==> flow/design.v <==
`timescale 1ns / 1ps
module alu(
  input wire [31:0] a,
  input wire [31:0] b,
  input wire [2:0] funct3,
  input wire [6:0] funct7,
  input wire [6:0] opcode,
  output reg [31:0] result
);
  always @(*) begin
    case (funct3)
      3'b000: result = (opcode == 7'b0110011 && funct7 == 7'b0100000) ? a - b : a + b;   
      3'b111: result = a & b;                                                           
      3'b110: result = a | b;                                                           
      3'b100: result = a ^ b;                                                           
      3'b001: result = a << b[4:0];                                                     
      3'b101: result = (funct7 == 7'b0100000) ? $signed(a) >>> b[4:0] : a >> b[4:0];     
      3'b010: result = ($signed(a) < $signed(b)) ? 32'b1 : 32'b0;                        
      3'b011: result = (a < b) ? 32'b1 : 32'b0;                                           
      default: result = 32'hDEAD_BEEF;
    endcase
  end
endmodule
`timescale 1ns/1ps
module reg_file (input wire clk, input wire [4:0] rs1, rs2, rd, input wire we, input wire [31:0] wd, output wire [31:0] rd1, rd2);
  reg [31:0] regs [0:31];
  assign rd1=(rs1==0)?0:regs[rs1];
  assign rd2=(rs2==0)?0:regs[rs2];
  always @(posedge clk) begin
    if (we && rd!=0)
      regs[rd]<=wd;
  end
endmodule
`timescale 1ns / 1ps
module rv32i_core #(parameter XLEN=32, REG_COUNT=32)(
  input wire clk,
  input wire rst,
  input wire [31:0] instr,
  input wire [31:0] mem_rdata,
  output reg signed [31:0] pc,
  output wire [31:0] mem_addr,
  output wire [31:0] mem_wdata,
  output wire mem_we
);
  reg [31:0] instr_reg;
  reg [31:0] pc_reg;
  wire [6:0] opcode = instr_reg[6:0];
  wire [4:0] rd     = instr_reg[11:7];
  wire [2:0] funct3 = instr_reg[14:12];
  wire [4:0] rs1    = instr_reg[19:15];
  wire [4:0] rs2    = instr_reg[24:20];
  wire [6:0] funct7 = instr_reg[31:25];
  wire signed [31:0] imm_i = $signed({{20{instr_reg[31]}}, instr_reg[31:20]});
  wire signed [31:0] imm_s = $signed({{20{instr_reg[31]}}, instr_reg[31:25], instr_reg[11:7]});
  wire signed [31:0] imm_b = $signed({{19{instr_reg[31]}}, instr_reg[31], instr_reg[7], instr_reg[30:25], instr_reg[11:8], 1'b0});
  wire [31:0]         imm_u = {instr_reg[31:12], 12'b0};
  wire signed [31:0] imm_j = $signed({{11{instr_reg[31]}}, instr_reg[31], instr_reg[19:12], instr_reg[20], instr_reg[30:21], 1'b0});
  wire [31:0] reg_rdata1, reg_rdata2;
  wire [31:0] writeback_data;
  wire writeback_en;
  reg_file regfile (
    .clk(clk),
    .rs1(rs1),
    .rs2(rs2),
    .rd(rd),
    .we(writeback_en),
    .wd(writeback_data),
    .rd1(reg_rdata1),
    .rd2(reg_rdata2)
  );
  wire [31:0] alu_operand_b = (opcode == 7'b0010011 || opcode == 7'b0000011 || opcode == 7'b1100111) ? imm_i :
                              (opcode == 7'b0100011) ? imm_s :
                              reg_rdata2;
  wire [31:0] alu_result;
  alu alu_inst (
    .a(reg_rdata1),
    .b(alu_operand_b),
    .funct3(funct3),
    .funct7(funct7),
    .opcode(opcode),
    .result(alu_result)
  );
  assign writeback_en = (opcode == 7'b0010011 ||   
                         opcode == 7'b0110011 ||   
                         opcode == 7'b0000011 ||   
                         opcode == 7'b1101111 ||   
                         opcode == 7'b1100111 ||   
                         opcode == 7'b0010111 ||   
                         opcode == 7'b0110111);    
  assign writeback_data = (opcode == 7'b0000011) ? mem_rdata :
                          (opcode == 7'b1101111 || opcode == 7'b1100111) ? pc_reg + 4 :
                          (opcode == 7'b0010111 || opcode == 7'b0110111) ? imm_u :
                          alu_result;
  reg [31:0] mem_addr_reg, mem_wdata_reg;
  reg mem_we_reg;
  assign mem_addr  = mem_addr_reg;
  assign mem_wdata = mem_wdata_reg;
  assign mem_we    = mem_we_reg;
  reg branch_taken;
  reg signed [31:0] branch_target;
  always @(*) begin
    branch_taken  = 0;
    branch_target = pc_reg + 4;
    if (opcode == 7'b1100011) begin
      case (funct3)
        3'b000: branch_taken = (reg_rdata1 == reg_rdata2);
        3'b001: branch_taken = (reg_rdata1 != reg_rdata2);
        3'b100: branch_taken = ($signed(reg_rdata1) < $signed(reg_rdata2));
        3'b101: branch_taken = ($signed(reg_rdata1) >= $signed(reg_rdata2));
        3'b110: branch_taken = (reg_rdata1 < reg_rdata2);
        3'b111: branch_taken = (reg_rdata1 >= reg_rdata2);
      endcase
      branch_target = pc_reg + imm_b;
    end
  end
  always @(posedge clk or posedge rst) begin
    if (rst) begin
      pc <= 0;
      pc_reg <= 0;
      instr_reg <= 0;
      mem_addr_reg <= 0;
      mem_wdata_reg <= 0;
      mem_we_reg <= 0;
    end else begin
      pc_reg <= pc;
      instr_reg <= instr;
      case (opcode)
        7'b1100011: pc <= branch_taken ? branch_target : pc_reg + 4;
        7'b1101111: pc <= pc_reg + imm_j;
        7'b1100111: pc <= (reg_rdata1 + imm_i) & ~32'b1;
        default:    pc <= pc_reg + 4;
      endcase
      mem_we_reg <= 0;
      case (opcode)
        7'b0100011: begin
          mem_addr_reg  <= reg_rdata1 + imm_s;
          mem_wdata_reg <= reg_rdata2;
          mem_we_reg    <= 1;
        end
        7'b0000011: begin
          mem_addr_reg <= reg_rdata1 + imm_i;
        end
      endcase
    end
  end
endmodule
Settings: LEC_CHECK=0, CAP_MARGIN=20, CORE_MARGIN=2, CORE_UTILIZATION=45, SLEW_MARGIN=20; clock period 9.0 ns.
run.sh (not shown) runs the stock make flow with config.mk's settings and CLKGATE_MAP_FILE=.
Then changed:
ABC_AREA = 1   (was unset)
CELL_PAD_IN_SITES_DETAIL_PLACEMENT = 2   (was unset)
CORE_ASPECT_RATIO = 0.66   (was unset)
CORE_MARGIN = 6   (was 2)
CORE_UTILIZATION = 56   (was 45)
CTS_CLUSTER_SIZE = 95   (was unset)
GPL_ROUTABILITY_DRIVEN = 0   (was unset)
GPL_TIMING_DRIVEN = 0   (was unset)
HOLD_SLACK_MARGIN = 0.28   (was unset)
MAX_ROUTING_LAYER = met5   (was unset)
MIN_ROUTING_LAYER = met1   (was unset)
PLACE_DENSITY = 0.68   (was unset)
SETUP_SLACK_MARGIN = 1.29   (was unset)
TNS_END_PERCENT = 60   (was unset)
clock period = 14.5 ns   (was 9.0 ns; I/O delays follow)
After rerunning:
- This time the run did not get past detailed placement (3_5_place_dp) (DPL-0033)
- synthesized cell count rises by well over a third
- synthesized area came out higher by a few percent
- die area drops by roughly a tenth
Then changed:
ABC_AREA = unset   (was 1)
CELL_PAD_IN_SITES_DETAIL_PLACEMENT = unset   (was 2)
CORE_ASPECT_RATIO = unset   (was 0.66)
CORE_MARGIN = 4   (was 6)
CORE_UTILIZATION = 40   (was 56)
GPL_ROUTABILITY_DRIVEN = unset   (was 0)
GPL_TIMING_DRIVEN = unset   (was 0)
HOLD_SLACK_MARGIN = unset   (was 0.28)
MAX_ROUTING_LAYER = unset   (was met5)
MIN_ROUTING_LAYER = unset   (was met1)
PLACE_DENSITY = unset   (was 0.68)
SETUP_SLACK_MARGIN = unset   (was 1.29)
TNS_END_PERCENT = unset   (was 60)
clock period = 9.0 ns   (was 14.5 ns; I/O delays follow)
- With this change the flow ran to the end with no violations
- synthesized cell count decreases by 34%
- area after synthesis decreases by 3.5%
- die area increases by 31%
Then changed:
CORE_MARGIN = 2   (was 4)
CORE_UTILIZATION = 59   (was 40)
CTS_CLUSTER_SIZE = unset   (was 95)
clock period = 6.0 ns   (was 9.0 ns; I/O delays follow)
After rerunning: With this change the flow finished but failed the layout checks on negative setup slack; cell count is lower by 4.1%; non-clock buffer count is higher by 456; first-iteration DRC count is higher by 67%; register-to-register slack gets worse by 1.0 ns.
